==> flow/design.v <==
module mp2 #(
    parameter CLK_FREQ = 12000000,
    parameter INTERVAL = CLK_FREQ / 360
)(
    input logic clk,
    input logic rst,
    output logic RGB_R,
    output logic RGB_G,
    output logic RGB_B
);
    logic [31:0] counter;
    logic [8:0] hue;
    logic [7:0] pwm_r, pwm_g, pwm_b;
    logic [7:0] pwm_counter;
    always_ff @(posedge clk) begin
        if (rst) begin
            counter <= 0;
            hue <= 0;
        end
        else if (counter >= INTERVAL)
        begin
            counter <= 0;
            hue <= (hue >= 359) ? 0 : hue + 1;
        end
        else
        begin
            counter <= counter + 1;
        end
    end
    always_comb begin
        pwm_r = (hue < 60) ? 255 :
                (hue < 120) ? (255 * (120 - hue) / 60) :
                (hue < 180) ? 0 :
                (hue < 240) ? 0 :
                (hue < 300) ? (255 * (hue - 240) / 60) :
                255;
        pwm_g = (hue < 60) ? (255 * (hue - 0) / 60) :
                (hue < 180) ? 255 :
                (hue < 240) ? (255 * (240 - hue) / 60) :
                0;
        pwm_b = (hue < 120) ? 0 :
                (hue < 180) ? (255 * (hue - 120) / 60) :
                (hue < 300) ? 255 :
                (hue < 360) ? (255 * (360 - hue) / 60) :
                0;
    end
    always_ff @(posedge clk) begin
        if (rst) pwm_counter <= 0;
        else pwm_counter <= pwm_counter + 1;
    end
    assign {RGB_R, RGB_G, RGB_B} = {pwm_counter < pwm_r, pwm_counter < pwm_g, pwm_counter < pwm_b};
endmodule
Settings: LEC_CHECK=0, CAP_MARGIN=20, CORE_MARGIN=8, CORE_UTILIZATION=49, CTS_CLUSTER_DIAMETER=385, PLACE_DENSITY_LB_ADDON=0.3, SETUP_SLACK_MARGIN=-0.58, SLEW_MARGIN=20; clock period 30.0 ns.
run.sh (not shown) runs the stock make flow with config.mk's settings and CLKGATE_MAP_FILE=.
Edit:
ABC_AREA = 0   (was not set)
CORE_ASPECT_RATIO = 1.88   (was not set)
CORE_UTILIZATION = 46   (was 49)
CTS_CLUSTER_SIZE = 98   (was not set)
PLACE_DENSITY = 0.78   (was not set)
PLACE_DENSITY_LB_ADDON = not set   (was 0.3)
TNS_END_PERCENT = 5   (was not set)
Result: Total power hardly moves; flip-flop count is unchanged; sequential power hardly moves; area after synthesis is unchanged; clock skew hardly moves.
Edit:
ABC_AREA = 1   (was 0)
CORE_ASPECT_RATIO = not set   (was 1.88)
CORE_MARGIN = 2   (was 8)
CORE_UTILIZATION = 35   (was 46)
CTS_CLUSTER_DIAMETER = 319   (was 385)
CTS_CLUSTER_SIZE = 100   (was 98)
PLACE_DENSITY = not set   (was 0.78)
SETUP_SLACK_MARGIN = not set   (was -0.58)
TNS_END_PERCENT = 70   (was 5)
The new run ran to the end with no violations; combinational power falls by about 10%; cell area came out higher by 2.7%; synthesized cell count is higher by about 18%; sequential share of layout area is lower by 0.14 points; worst hold slack got worse by 0.0093 ns; first-iteration DRC count came out lower by about 8%; via count rises by about 1%.
Edit:
CELL_PAD_IN_SITES_GLOBAL_PLACEMENT = 1   (was not set)
CORE_UTILIZATION = 40   (was 35)
CTS_CLUSTER_DIAMETER = not set   (was 319)
CTS_CLUSTER_SIZE = not set   (was 100)
HOLD_SLACK_MARGIN = 0.14   (was not set)
PLACE_DENSITY_LB_ADDON = 0.02   (was not set)
SETUP_SLACK_MARGIN = 0.32   (was not set)
SLEW_MARGIN = 5   (was 20)
TNS_END_PERCENT = 95   (was 70)
=> Worst setup slack gains 0.041 ns. Die size drops by roughly a tenth. Area after synthesis stays the same. Worst hold slack is about the same.
Edit:
ABC_AREA = not set   (was 1)
CELL_PAD_IN_SITES_GLOBAL_PLACEMENT = not set   (was 1)
CORE_MARGIN = 8   (was 2)
CORE_UTILIZATION = 72   (was 40)
CTS_CLUSTER_DIAMETER = 385   (was not set)
CTS_CLUSTER_SIZE = 98   (was not set)
HOLD_SLACK_MARGIN = not set   (was 0.14)
PLACE_DENSITY_LB_ADDON = 0.3   (was 0.02)
SETUP_SLACK_MARGIN = -0.58   (was 0.32)
SLEW_MARGIN = 20   (was 5)
TNS_END_PERCENT = 5   (was 95)
What happened: Critical path depth decreases by 30. Utilization increases by 33 points. Power increases by roughly a tenth. Hold slack gets better by 0.020 ns. Flip-flop count does not change. Clock-buffer cell count increases by 1. Global-route usage increases by 10 points. Combinational power increases by roughly a tenth.
Edit:
CAP_MARGIN = 15   (was 20)
CELL_PAD_IN_SITES_DETAIL_PLACEMENT = 0   (was not set)
CORE_MARGIN = 2   (was 8)
CORE_UTILIZATION = 40   (was 72)
CTS_CLUSTER_DIAMETER = not set   (was 385)
CTS_CLUSTER_SIZE = not set   (was 98)
GPL_ROUTABILITY_DRIVEN = 1   (was not set)
GPL_TIMING_DRIVEN = 0   (was not set)
MIN_ROUTING_LAYER = met2   (was not set)
PLACE_DENSITY_LB_ADDON = 0.09   (was 0.3)
SETUP_SLACK_MARGIN = not set   (was -0.58)
SLEW_MARGIN = 5   (was 20)
TNS_END_PERCENT = not set   (was 5)
After rerunning: This time the run finished but failed the layout checks on design-rule violations; sequential power went up by about 1%; area after synthesis stays the same; final cell count grows by 12%; clock-buffer cell count went up by 1; maximum frequency falls by 5.8%; utilization came out lower by 32 points; sequential cell count does not change; power rises by 4.2%; hold slack is better by 0.0032 ns.

Setup of job 9325:
Starts from the design.v that is shown in full above.
clock: 12.8 ns
lec_check: 0
cap_margin: 20
core_aspect_ratio: 0.5
core_margin: 2
core_utilization: 72
cts_cluster_diameter: 397
cts_cluster_size: 94
place_density: 0.42
setup_slack_margin: 2.94
slew_margin: 20
Flow for job 9325 halted at clock tree synthesis (4_1_cts), error code DPL-0033.
Changes in job 8445 relative to job 9325:
==> flow/config.mk <==
export PLATFORM = sky130hd
export DESIGN_NAME = mp2
export DESIGN_NICKNAME = mp2
export VERILOG_FILES = /design/flow/design.v
export SDC_FILE = /design/flow/constraint.sdc
export NUM_CORES = 4
export LEC_CHECK = 0
export ABC_AREA = 1
export CAP_MARGIN = 20
export CORE_MARGIN = 2
export CORE_UTILIZATION = 65
export CTS_CLUSTER_SIZE = 93
export SLEW_MARGIN = 20
==> flow/constraint.sdc <==
create_clock -name core_clock -period 12.2 [get_ports {clk}]
set_input_delay 2.4400 -clock core_clock [delete_from_list [all_inputs] [get_ports {clk}]]
set_output_delay 2.4400 -clock core_clock [all_outputs]
set_load 0.01 [all_outputs]
--- outcome ---
Tool error GRT-0232 stopped job 8445 during global routing (5_1_grt); no final results.
Number of top-level pins across job 8445 and job 9325: no real change.
Xor/xnor share of the synthesized area: job 8445 and job 9325 compared, higher one is job 9325
Measured against job 9325, the total die area of job 8445 comes out at 1.12 times the reference value.
Job 9325 -> job 8445: count of different cell masters after synthesis decreased by more than a quarter
Area share of and/or/nand/nor cells after synthesis for job 8445: 11 points up relative to job 9325
Compared with job 9325, job 8445 shows a higher number of placed instances with taps included.
Job 8445 vs job 9325 — post-synthesis cell area climbed slightly
[inputs] job 8902 vs job 8445
-- flow/config.mk --
<<< job 8445, line 8
export ABC_AREA = 1
>>> job 8902, line 8
<<< job 8445, line 11
export CORE_UTILIZATION = 65
export CTS_CLUSTER_SIZE = 93
>>> job 8902, line 10
export CORE_UTILIZATION = 64
export CTS_CLUSTER_SIZE = 76
export SETUP_SLACK_MARGIN = 2.99
==> flow/constraint.sdc <==
create_clock -name core_clock -period 16.1 [get_ports {clk}]
set_input_delay 3.2200 -clock core_clock [delete_from_list [all_inputs] [get_ports {clk}]]
set_output_delay 3.2200 -clock core_clock [all_outputs]
set_load 0.01 [all_outputs]
Results
Job 8902 ended with every stage complete and zero timing, DRC or antenna violations. Fraction of the mapped netlist area in compound gates was higher in job 8902 than in job 8445. Compared with job 8445, job 8902 shows number of setup buffers added after CTS that has gone up by more than 100%. Summary of job 8902 over job 8445: post-synthesis instance area fell 300 um2, die size about even, area fraction in and, or, nand and nor cells fell 11 points.
> inputs changed (job 8902 -> job 5302)
-- flow/config.mk --
<<< job 8902, line 11
export CTS_CLUSTER_SIZE = 76
export SETUP_SLACK_MARGIN = 2.99
>>> job 5302, line 11
export CTS_CLUSTER_SIZE = 90
export SETUP_SLACK_MARGIN = 1.85
==> flow/constraint.sdc <==
create_clock -name core_clock -period 13.7 [get_ports {clk}]
set_input_delay 2.7400 -clock core_clock [delete_from_list [all_inputs] [get_ports {clk}]]
set_output_delay 2.7400 -clock core_clock [all_outputs]
set_load 0.01 [all_outputs]
--- outcome ---
- Job 5302 | ERROR | global routing (5_1_grt)
- From job 8902 to job 5302, H-tree depth did not move at all.
- Comparing job 5302 against job 8902, there is no change at all in number of placement rows.
- Reported for job 8902 and job 5302, area after synthesis turned out identical to the last digit.
- Post-CTS setup-driven buffer insertion count: job 5302 < job 8902
- | placed wire-length estimate | job 5302 vs job 8902 | about 17% higher |
- Delta (job 5302 minus job 8902): chip area estimate from yosys synthesis did not really move; placed instance area up 3400 um2; number of instances in the placed design higher.
- Where pre-CTS setup slack is concerned, job 8902 is better than job 5302.
- From job 8902 to job 5302, proportion of register bits with asynchronous set or reset after synthesis did not move at all.
Inputs modified between job 5302 and job 4625:
-- flow/config.mk --
<<< job 5302, line 10
export CORE_UTILIZATION = 64
export CTS_CLUSTER_SIZE = 90
export SETUP_SLACK_MARGIN = 1.85
>>> job 4625, line 10
export CORE_UTILIZATION = 40
==> flow/constraint.sdc <==
create_clock -name core_clock -period 30.0 [get_ports {clk}]
set_input_delay 6.0000 -clock core_clock [delete_from_list [all_inputs] [get_ports {clk}]]
set_output_delay 6.0000 -clock core_clock [all_outputs]
set_load 0.01 [all_outputs]
==> results <==
Job 4625: done, clean on timing, DRC and antenna. Sort job 4625 and job 5302 by post-placement worst setup slack desc -> top: job 4625. Floorplan core density, job 4625 and job 5302, higher one = job 5302. Count of cells resized by post-cts repair (job 4625 over job 5302): decrease, 225. Job 4625 falls short of job 5302 in chip footprint. Diff job 5302 -> job 4625 | horizontal die dimension | up by more than a quarter.
Power and IR drop assume default switching activity.
